==> run Y: inputs <==
## bfcpu_core
module bfcpu_core
(
    input  logic CLK,
    input  logic RES_N,
    output logic        BUS_REQ,
    output logic        BUS_WRITE,
    output logic [15:0] BUS_ADDR,
    output logic [ 7:0] BUS_WDATA,
    input  logic [ 7:0] BUS_RDATA,
    input  logic        BUS_RDY,
    output logic        IO_REQ,
    output logic        IO_WRITE,
    output logic [ 1:0] IO_ADDR,
    output logic [ 7:0] IO_WDATA,
    input  logic [ 7:0] IO_RDATA,
    input  logic        IO_RDY
);
clock: 15.1 ns
lec_check: 0
cap_margin: 20
cell_pad_in_sites_detail_placement: 1
cell_pad_in_sites_global_placement: 2
core_margin: 2
core_utilization: 32
cts_cluster_diameter: 67
gpl_routability_driven: 0
gpl_timing_driven: 1
hold_slack_margin: 0.25
min_routing_layer: met2
place_density: 0.51
setup_slack_margin: 3.57
slew_margin: 20
tns_end_percent: 90
run.sh (not shown) runs the stock make flow with config.mk's settings and CLKGATE_MAP_FILE=.
==> run Z (differences from run Y) <==
- CELL_PAD_IN_SITES_DETAIL_PLACEMENT: 1 -> not set
- CELL_PAD_IN_SITES_GLOBAL_PLACEMENT: 2 -> not set
- CORE_ASPECT_RATIO: not set -> 0.65
- CORE_UTILIZATION: 32 -> 70
- CTS_CLUSTER_DIAMETER: 67 -> not set
- GPL_ROUTABILITY_DRIVEN: 0 -> not set
- GPL_TIMING_DRIVEN: 1 -> not set
- HOLD_SLACK_MARGIN: 0.25 -> not set
- MAX_ROUTING_LAYER: not set -> met4
- MIN_ROUTING_LAYER: met2 -> not set
- PLACE_DENSITY: 0.51 -> not set
- SETUP_SLACK_MARGIN: 3.57 -> not set
- TNS_END_PERCENT: 90 -> not set
==> flow/constraint.sdc (replaced) <==
create_clock -name core_clock -period 10.0 [get_ports {CLK}]
set_input_delay 2.0000 -clock core_clock [delete_from_list [all_inputs] [get_ports {CLK}]]
set_output_delay 2.0000 -clock core_clock [all_outputs]
set_load 0.01 [all_outputs]
==> run K (differences from run Y) <==
- CELL_PAD_IN_SITES_DETAIL_PLACEMENT: 1 -> not set
- CELL_PAD_IN_SITES_GLOBAL_PLACEMENT: 2 -> not set
- CORE_UTILIZATION: 32 -> 72
- CTS_CLUSTER_DIAMETER: 67 -> 28
- CTS_CLUSTER_SIZE: not set -> 15
- GPL_ROUTABILITY_DRIVEN: 0 -> not set
- GPL_TIMING_DRIVEN: 1 -> not set
- HOLD_SLACK_MARGIN: 0.25 -> -0.09
- MIN_ROUTING_LAYER: met2 -> not set
- PLACE_DENSITY: 0.51 -> not set
- PLACE_DENSITY_LB_ADDON: not set -> 0.24
- SETUP_SLACK_MARGIN: 3.57 -> 1.91
- TNS_END_PERCENT: 90 -> not set
==> flow/constraint.sdc (replaced) <==
create_clock -name core_clock -period 7.49 [get_ports {CLK}]
set_input_delay 1.4980 -clock core_clock [delete_from_list [all_inputs] [get_ports {CLK}]]
set_output_delay 1.4980 -clock core_clock [all_outputs]
set_load 0.01 [all_outputs]
==> flow_metrics.env <==
# yosys + openroad results
export IMPL_lastStage="global routing (5_1_grt)"
export IMPL_placed_cells=3393
export IMPL_ctsHtreeMaxLevel=3
export IMPL_hpwl_mm=67.0
export IMPL_die_x_um=206
export IMPL_cts_buffers=112
export IMPL_fp_util=0.725
export IMPL_status="did not finish"
export IMPL_pre_cts_ws_ps=-238
export IMPL_row_count=74
export IMPL_core_region_area_mm2=0.0406
export IMPL_cts_resized=284
export IMPL_die_y_um=206
export IMPL_chip_area_mm2=0.0426
(the above is from run K)
==> flow_metrics.env <==
# source this file to load flow results
export IMPL_ctsHtreeMaxLevel=2
export IMPL_status="finished clean"
export IMPL_cts_resized=0
export IMPL_die_x_um=258
export IMPL_chip_area_mm2=0.0438
export IMPL_pre_cts_ws_ps=328
export IMPL_placed_cells=3352
export IMPL_row_count=60
(the above is from run Z)
==> flow_metrics.env <==
# source this file to load flow results
export IMPL_ctsHtreeMaxLevel=3
export IMPL_cts_buffers=69
export IMPL_fp_util=0.322
export IMPL_core_region_area_mm2=0.0915
export IMPL_hpwl_mm=82.6
export IMPL_pre_cts_ws_ps=2920
export IMPL_synth_simple_area_share=0.129
export IMPL_die_y_um=307
export IMPL_row_count=111
export IMPL_nonClkBufAreaFrac=0.0377
export IMPL_status="finished clean"
export IMPL_placed_cells=3993
export IMPL_cts_resized=12
export IMPL_reg2reg_depth=21
(the above is from run Y)

==> fjord: inputs <==
bfcpu_core again, from the RTL that the note above started with.
Settings: LEC_CHECK=0, CAP_MARGIN=5, CORE_MARGIN=2, CORE_UTILIZATION=70, CTS_CLUSTER_DIAMETER=27, GPL_ROUTABILITY_DRIVEN=1, MIN_ROUTING_LAYER=met1, SETUP_SLACK_MARGIN=2.5, SLEW_MARGIN=10; clock period 8.69 ns.
==> pepper (differences from fjord) <==
Settings changed: CAP_MARGIN 5 to 20, CORE_ASPECT_RATIO set to 0.99, CORE_UTILIZATION 70 to 21, CTS_CLUSTER_DIAMETER 27 to unset, HOLD_SLACK_MARGIN set to -0.09, MAX_ROUTING_LAYER set to met4, SETUP_SLACK_MARGIN 2.5 to -0.45, SLEW_MARGIN 10 to 20, TNS_END_PERCENT set to 5.
==> flow/constraint.sdc (replaced) <==
create_clock -name core_clock -period 13.0 [get_ports {CLK}]
set_input_delay 2.6000 -clock core_clock [delete_from_list [all_inputs] [get_ports {CLK}]]
set_output_delay 2.6000 -clock core_clock [all_outputs]
set_load 0.01 [all_outputs]
==> raven (differences from fjord) <==
Settings changed: CAP_MARGIN 5 to 20, CTS_CLUSTER_DIAMETER 27 to unset, CTS_CLUSTER_SIZE set to 15, SETUP_SLACK_MARGIN 2.5 to 1.95.
==> flow/constraint.sdc (replaced) <==
create_clock -name core_clock -period 8.24 [get_ports {CLK}]
set_input_delay 1.6480 -clock core_clock [delete_from_list [all_inputs] [get_ports {CLK}]]
set_output_delay 1.6480 -clock core_clock [all_outputs]
set_load 0.01 [all_outputs]
==> comparison <==
Flip-flop count is the same in raven and pepper.
Final cell count, highest first: pepper, fjord, raven.
Non-clock buffer count, highest first: fjord, raven, pepper.
The lowest power belongs to pepper, the highest to fjord.
In fjord the register-to-register slack is worse than in pepper, by 3.6 ns.
Of raven and pepper, raven has the higher worst hold slack (gap 0.0031 ns).
Clock skew, lowest first: pepper, fjord, raven.
Against fjord, the combinational power of pepper is smaller by 41%.
Area after synthesis is the same in pepper and fjord.
==> figures <==
quantity                                                  pepper           raven           fjord
Wire length of the first global-routing pass           150400 um       148800 um       168300 um
GRT met3 Usage                                            3.166%          9.573%          16.94%
Switching Fraction                                        39.26%          40.26%          36.54%
Routed wire length per instance                         20.92 um        27.89 um        30.71 um
Combinational gate area                             0.01610 mm^2    0.01670 mm^2    0.01682 mm^2
Total Die Area                                       0.1433 mm^2    0.04376 mm^2    0.04376 mm^2
Startpoint of the worst setup timing path                BUS_RDY         BUS_RDY    BUS_RDATA[0]
Fraction of the cycle the final worst path needs          89.05%          89.47%          86.70%
Ratio of layout area to synthesized area                 1.1455x         1.1316x         1.2353x
Hold path startpoint                               U_CACHE.ic_v1   U_CACHE.ic_v2   U_CACHE.ic_v2
Worst vdd rail ir drop                                  112.4 uV        225.0 uV        336.1 uV
Count of antenna diodes in the layout                          7               0               1
# Taps                                                      1863             539             539
Buffers outside the clock class                              126             220             257
Static Leak                                           0.01482 uW      0.01545 uW      0.01694 uW
Register area                                       0.01200 mm^2    0.01201 mm^2    0.01201 mm^2
Total core area                                      0.1390 mm^2    0.04176 mm^2    0.04176 mm^2
Fraction of area in non-clock buffers                     3.347%          5.782%          6.252%
Run status                                        finished clean  finished clean  finished clean
Post-Route Skew                                       0.03299 ns      0.04250 ns      0.03882 ns
Power figures rest on the tool's default switching activity, not on a simulated workload.
